north:
// fixed_point_alu
module fixed_point_alu (
    input clk,
    input rst,
    input [1:0] op,           
    input signed [15:0] a,    
    input signed [15:0] b,    
    output reg signed [23:0] out,   
    output reg overflow       
);
    localparam Q8_MAX_POS = 16'sh7FFF;    
    localparam Q8_MAX_NEG = 16'sh8000;    
    localparam Q16_MAX_POS = 24'sh7FFFFF;  
    localparam Q16_MAX_NEG = 24'sh800000;  
    reg signed [31:0] mul_result;   
    reg signed [23:0] add_sub_result;
    always @(posedge clk or posedge rst) begin
        if (rst) begin
            out <= 0;
            overflow <= 0;
        end else begin
            case (op)
                2'b00: begin
                    add_sub_result = a + b;
                    if ((a > 0 && b > 0 && add_sub_result < 0) || 
                        (a < 0 && b < 0 && add_sub_result > 0)) begin
                        overflow <= 1;
                        out <= (a[15] == 1) ? Q16_MAX_NEG : Q16_MAX_POS;
                    end else begin
                        overflow <= 0;
                        out <= { {8{add_sub_result[15]}}, add_sub_result };  
                    end
                end
                2'b01: begin
                    add_sub_result = a - b;
                    if ((a > 0 && b < 0 && add_sub_result < 0) || 
                        (a < 0 && b > 0 && add_sub_result > 0)) begin
                        overflow <= 1;
                        out <= (a[15] == 1) ? Q16_MAX_NEG : Q16_MAX_POS;
                    end else begin
  ...
make LEC_CHECK=0 ABC_AREA=1 CAP_MARGIN=20 CORE_MARGIN=2 CORE_UTILIZATION=68 CTS_CLUSTER_DIAMETER=336 CTS_CLUSTER_SIZE=33 SLEW_MARGIN=20 finish   # period 53.2 ns
run.sh (not shown) runs the stock make flow with config.mk's settings and CLKGATE_MAP_FILE=.
north terminated abnormally: 5_1_grt reported GRT-0116.
> inputs changed (north -> south)
# north
export LEC_CHECK = 0
export ABC_AREA = 1
export CAP_MARGIN = 20
export CORE_MARGIN = 2
export CORE_UTILIZATION = 68
export CTS_CLUSTER_DIAMETER = 336
export CTS_CLUSTER_SIZE = 33
export SLEW_MARGIN = 20
create_clock -name core_clock -period 53.2 [get_ports {clk}]
# south
export LEC_CHECK = 0
export ABC_AREA = 1
export CAP_MARGIN = 20
export CORE_MARGIN = 2
export CORE_UTILIZATION = 70
export CTS_CLUSTER_DIAMETER = 190
export CTS_CLUSTER_SIZE = 24
export SLEW_MARGIN = 20
create_clock -name core_clock -period 13.1 [get_ports {clk}]
## What came out
south: standard-cell row count 1 below north. Taking north as the reference point, the cell area reported after detailed placement of south rises by about 1.2%. Compared with north, south shows number of placed instances, taps included that has gone up slightly. Taking south over north, the routability-driven placement congestion ratio ratio works out to 1.08. Die height went down slightly going from north to south. Min floorplan-stage core utilization across south and north: north. north fits on a die that is larger than the die of south. south: aborted in 4_1_cts (tool error). south vs north — worst setup slack after placement dropped 33.96 ns.
Modified inputs, east compared to south
# south
export LEC_CHECK = 0
export ABC_AREA = 1
export CAP_MARGIN = 20
export CORE_MARGIN = 2
export CORE_UTILIZATION = 70
export CTS_CLUSTER_DIAMETER = 190
export CTS_CLUSTER_SIZE = 24
export SLEW_MARGIN = 20
create_clock -name core_clock -period 13.1 [get_ports {clk}]
# east
export LEC_CHECK = 0
export ABC_AREA = 1
export CAP_MARGIN = 20
export CORE_MARGIN = 2
export CORE_UTILIZATION = 62
export CTS_CLUSTER_SIZE = 96
export SLEW_MARGIN = 20
create_clock -name core_clock -period 34.2 [get_ports {clk}]
--- outcome ---
east | ERROR | 5_1_grt
Compared with south, east shows a die size that is 5500 um^2 higher.
From east to south, top-level I/O count did not move at all.
Number of placement rows: lower on south
east vs. south: fraction of the yosys area taken by sequential cells closely matched the old numbers; width of the die climbed 13 um; number of placed cells counting well taps saw an increase.
The inputs of west differ from those of east as listed below.
# east
export LEC_CHECK = 0
export ABC_AREA = 1
export CAP_MARGIN = 20
export CORE_MARGIN = 2
export CORE_UTILIZATION = 62
export CTS_CLUSTER_SIZE = 96
export SLEW_MARGIN = 20
create_clock -name core_clock -period 34.2 [get_ports {clk}]
# west
export LEC_CHECK = 0
export CAP_MARGIN = 20
export CORE_MARGIN = 2
export CORE_UTILIZATION = 30
export SLEW_MARGIN = 20
create_clock -name core_clock -period 63.1 [get_ports {clk}]
==> results <==
Having completed the whole flow, west delivered a layout that passed the timing, design-rule and antenna checks. Compared with east, die width in west increased by more than a quarter. Diff east..west | count of clock tree sinks | negligible. Compared with east, west shows a higher mean instance size in the synthesized netlist.
Relative to west, the following input files were edited for middle:
# west
export LEC_CHECK = 0
export CAP_MARGIN = 20
export CORE_MARGIN = 2
export CORE_UTILIZATION = 30
export SLEW_MARGIN = 20
create_clock -name core_clock -period 63.1 [get_ports {clk}]
# middle
export LEC_CHECK = 0
export CAP_MARGIN = 20
export CORE_MARGIN = 2
export CORE_UTILIZATION = 66
export MAX_ROUTING_LAYER = met4
export SETUP_SLACK_MARGIN = 2.15
export SLEW_MARGIN = 20
export TNS_END_PERCENT = 5
create_clock -name core_clock -period 56.0 [get_ports {clk}]
Notes after the runs:
To summarise middle: no stage aborted, but the layout did not pass its checks, failing on negative setup slack. Count of inserted tapcells: west and middle compared, higher one is west. | via count of the first global-routing pass | middle vs west | 4,944 higher |. In middle the cell area turned out 7.8% higher than in west. Uppermost signal routing layer after detailed routing: met5 -> west, met4 -> middle. Summary of middle over west: final cell count now smaller, final estimated routing congestion in global placement now sits higher. met3 layer usage reported by global route came out higher on middle than on west.


== the reference run ==
Starting RTL as in the previous note.
Settings: LEC_CHECK=0, ABC_AREA=1, CAP_MARGIN=25, CORE_MARGIN=2, CORE_UTILIZATION=40, GPL_ROUTABILITY_DRIVEN=0, MAX_ROUTING_LAYER=met5, SETUP_SLACK_MARGIN=5.0, SLEW_MARGIN=20, TNS_END_PERCENT=15; clock period 60.0 ns.
The final layout from the reference run, which completed every stage, passed the timing, design-rule and antenna checks at the end of the flow.
For the trial run, these inputs were changed with respect to the reference run:
- removing SETUP_SLACK_MARGIN (formerly 5.0)
- setting CTS_CLUSTER_SIZE to 100 for the first time
- removing TNS_END_PERCENT (formerly 15)
- changing CORE_UTILIZATION from 40 to 71
- removing GPL_ROUTABILITY_DRIVEN (formerly 0)
- removing MAX_ROUTING_LAYER (formerly met5)
- setting PLACE_DENSITY to 0.37 for the first time
- changing CAP_MARGIN from 25 to 20
- changing the clock period (ns, I/O delays scaled along) from 60.0 to 41.7
--- outcome ---
In the metrics for the trial run and the reference run, the one carrying the lower floorplan die height is the trial run. The trial run against the reference run: number of top-level pins stayed essentially flat, total die size -43%, total half-perimeter wirelength after legalization and detailed placement increased by 41% relative to the old numbers. For number of cell rows, dividing the value from the reference run by the value from the trial run gives 1.3. Summary: with the reference run as the reference, number of cells after detailed placement in the trial run moved up by a little under 10%. Re combined area of all synthesized cells: no difference whatsoever between the trial run and the reference run. Placed cell area delta for the trial run relative to the reference run: 6100 sq um higher. Of the reference run and the trial run, just one finished clean: the reference run. Flow for the trial run halted at 4_1_cts, error code DPL-0038. Going from the reference run to the trial run, the horizontal die dimension was found to have gone down by about 25%.


## run A
The RTL this note starts from:
==> flow/design.v <==
module fixed_point_alu (
    input clk,
    input rst,
    input [1:0] op,           
    input signed [15:0] a,    
    input signed [15:0] b,    
    output reg signed [23:0] out,   
    output reg overflow       
);
    localparam Q8_MAX_POS = 16'sh7FFF;    
    localparam Q8_MAX_NEG = 16'sh8000;    
    localparam Q16_MAX_POS = 24'sh7FFFFF;  
    localparam Q16_MAX_NEG = 24'sh800000;  
    reg signed [31:0] mul_result;   
    reg signed [23:0] add_sub_result;
    always @(posedge clk or posedge rst) begin
        if (rst) begin
            out <= 0;
            overflow <= 0;
        end else begin
            case (op)
                2'b00: begin
                    add_sub_result = a + b;
                    if ((a > 0 && b > 0 && add_sub_result < 0) || 
                        (a < 0 && b < 0 && add_sub_result > 0)) begin
                        overflow <= 1;
                        out <= (a[15] == 1) ? Q16_MAX_NEG : Q16_MAX_POS;
                    end else begin
                        overflow <= 0;
                        out <= { {8{add_sub_result[15]}}, add_sub_result };  
                    end
                end
                2'b01: begin
                    add_sub_result = a - b;
                    if ((a > 0 && b < 0 && add_sub_result < 0) || 
                        (a < 0 && b > 0 && add_sub_result > 0)) begin
                        overflow <= 1;
                        out <= (a[15] == 1) ? Q16_MAX_NEG : Q16_MAX_POS;
                    end else begin
                        overflow <= 0;
                        out <= { {8{add_sub_result[15]}}, add_sub_result };  
                    end
                end
               2'b10: begin
    mul_result = a * b;   
    if ($signed(mul_result[31:8]) > $signed(Q16_MAX_POS)) begin
        overflow <= 1;
        out <= Q16_MAX_POS;
    end else if ($signed(mul_result[31:8]) < $signed(Q16_MAX_NEG)) begin
        overflow <= 1;
        out <= Q16_MAX_NEG;
    end else begin
        overflow <= 0;
        out <= mul_result[31:8];   
    end
end
                2'b11: begin
                    if (b == 0) begin   
                        overflow <= 1;
                        out <= (a[15] == 1) ? Q16_MAX_NEG : Q16_MAX_POS;
                    end else begin
                        out <= (a << 8) / b;
                        overflow <= 0;
                    end
                end
                default: begin
                    out <= 0;
                    overflow <= 0;
                end
            endcase
        end
    end
endmodule
Settings: LEC_CHECK=0, ABC_AREA=1, CAP_MARGIN=20, CORE_MARGIN=2, CORE_UTILIZATION=65, CTS_CLUSTER_DIAMETER=332, CTS_CLUSTER_SIZE=64, SETUP_SLACK_MARGIN=-1.31, SLEW_MARGIN=20, TNS_END_PERCENT=35; clock period 54.5 ns.
Run A did not make it past global routing, where a tool error ended it.
Setup changes, run A to run B
--- a/flow/config.mk
+++ b/flow/config.mk
@@ -7,10 +7,5 @@
 export LEC_CHECK = 0
-export ABC_AREA = 1
 export CAP_MARGIN = 20
 export CORE_MARGIN = 2
-export CORE_UTILIZATION = 65
-export CTS_CLUSTER_DIAMETER = 332
-export CTS_CLUSTER_SIZE = 64
-export SETUP_SLACK_MARGIN = -1.31
+export CORE_UTILIZATION = 40
 export SLEW_MARGIN = 20
-export TNS_END_PERCENT = 35
==> flow/constraint.sdc <==
create_clock -name core_clock -period 60.0 [get_ports {clk}]
set_input_delay 12.0000 -clock core_clock [delete_from_list [all_inputs] [get_ports {clk}]]
set_output_delay 12.0000 -clock core_clock [all_outputs]
set_load 0.01 [all_outputs]
Findings:
The flow did not stop early for run B: all stages ran, and the layout cleared the timing, design-rule and antenna checks. When run B is set beside run A, its detailed placer's ending HPWL turns out to be about 9% larger. When run B is set beside run A, its chip footprint turns out to be 31000 sq um larger. Area of the placeable core on run B is behind run A. Run B vs run A — yosys-reported design area after synthesis climbed by a few percent. Cell total in the yosys stat output: run B vs run A down 376. Summary — post-placement cell area, run B relative to run A: lower, by about 13%.
### run B -> run C
--- a/flow/config.mk
+++ b/flow/config.mk
@@ -7,5 +7,8 @@
 export LEC_CHECK = 0
-export CAP_MARGIN = 20
+export ABC_AREA = 1
+export CAP_MARGIN = 25
 export CORE_MARGIN = 2
 export CORE_UTILIZATION = 40
+export GPL_ROUTABILITY_DRIVEN = 1
+export MAX_ROUTING_LAYER = met5
 export SLEW_MARGIN = 20
[summary]
Run C did not stop at any stage, and its layout met the timing, design-rule and antenna checks. Run B has completed all stages; timing, DRC and antenna checks passed. Run C improves on run B in global-route wire length before repair. Setup slack (higher): run B. Taking run B as the reference point, the tally of filler cells in the layout of run C falls by about 4.5%.
> inputs changed (run C -> run D)
--- a/flow/config.mk
+++ b/flow/config.mk
@@ -7,8 +7,8 @@
 export LEC_CHECK = 0
-export ABC_AREA = 1
-export CAP_MARGIN = 25
+export CAP_MARGIN = 20
 export CORE_MARGIN = 2
 export CORE_UTILIZATION = 40
-export GPL_ROUTABILITY_DRIVEN = 1
-export MAX_ROUTING_LAYER = met5
+export CTS_CLUSTER_DIAMETER = 386
+export CTS_CLUSTER_SIZE = 98
 export SLEW_MARGIN = 20
+export TNS_END_PERCENT = 5
==> comparison <==
- Setup slack on run D is ahead of run C.
- Summary: final critical path time including I/O delays and setup, run D better than run C
- Looking at global-route usage, run D sits 3.7 points above run C.
- Relative to run C, post-CTS resize count increased by 80% in run D.
- On relative max-transition margin: between run D and run C, it ends up higher for run D.
- Looking at area of the mapped netlist, run D sits 800 sq um higher than run C does.
Input changes introduced in run E (baseline for comparison: run D):
--- a/flow/config.mk
+++ b/flow/config.mk
@@ -7,8 +7,9 @@
 export LEC_CHECK = 0
+export ABC_AREA = 1
 export CAP_MARGIN = 20
 export CORE_MARGIN = 2
-export CORE_UTILIZATION = 40
-export CTS_CLUSTER_DIAMETER = 386
+export CORE_UTILIZATION = 68
+export CTS_CLUSTER_DIAMETER = 381
 export CTS_CLUSTER_SIZE = 98
 export SLEW_MARGIN = 20
-export TNS_END_PERCENT = 5
+export TNS_END_PERCENT = 15
==> flow/constraint.sdc <==
create_clock -name core_clock -period 70.3 [get_ports {clk}]
set_input_delay 14.0600 -clock core_clock [delete_from_list [all_inputs] [get_ports {clk}]]
set_output_delay 14.0600 -clock core_clock [all_outputs]
set_load 0.01 [all_outputs]
Findings:
Run E finished every step from synthesis to the final layout, and the layout passed the timing, design-rule and antenna checks. Run D: no failed stages, no open violations at the end. Area added between synthesis and finish (higher): run D. Worst relative slew slack on run E is behind run D. Min instance tally after logic synthesis across run E and run D: run D. Diff run D -> run E | met3 wire length | increase of about 1.5%. Run D reports its master of the slowest instance on the critical path as sky130_fd_sc_hd__or4_4 while run E reports sky130_fd_sc_hd__clkdlybuf4s50_1. In the flow results for run E and run D, the critical path depth is smaller on run D.
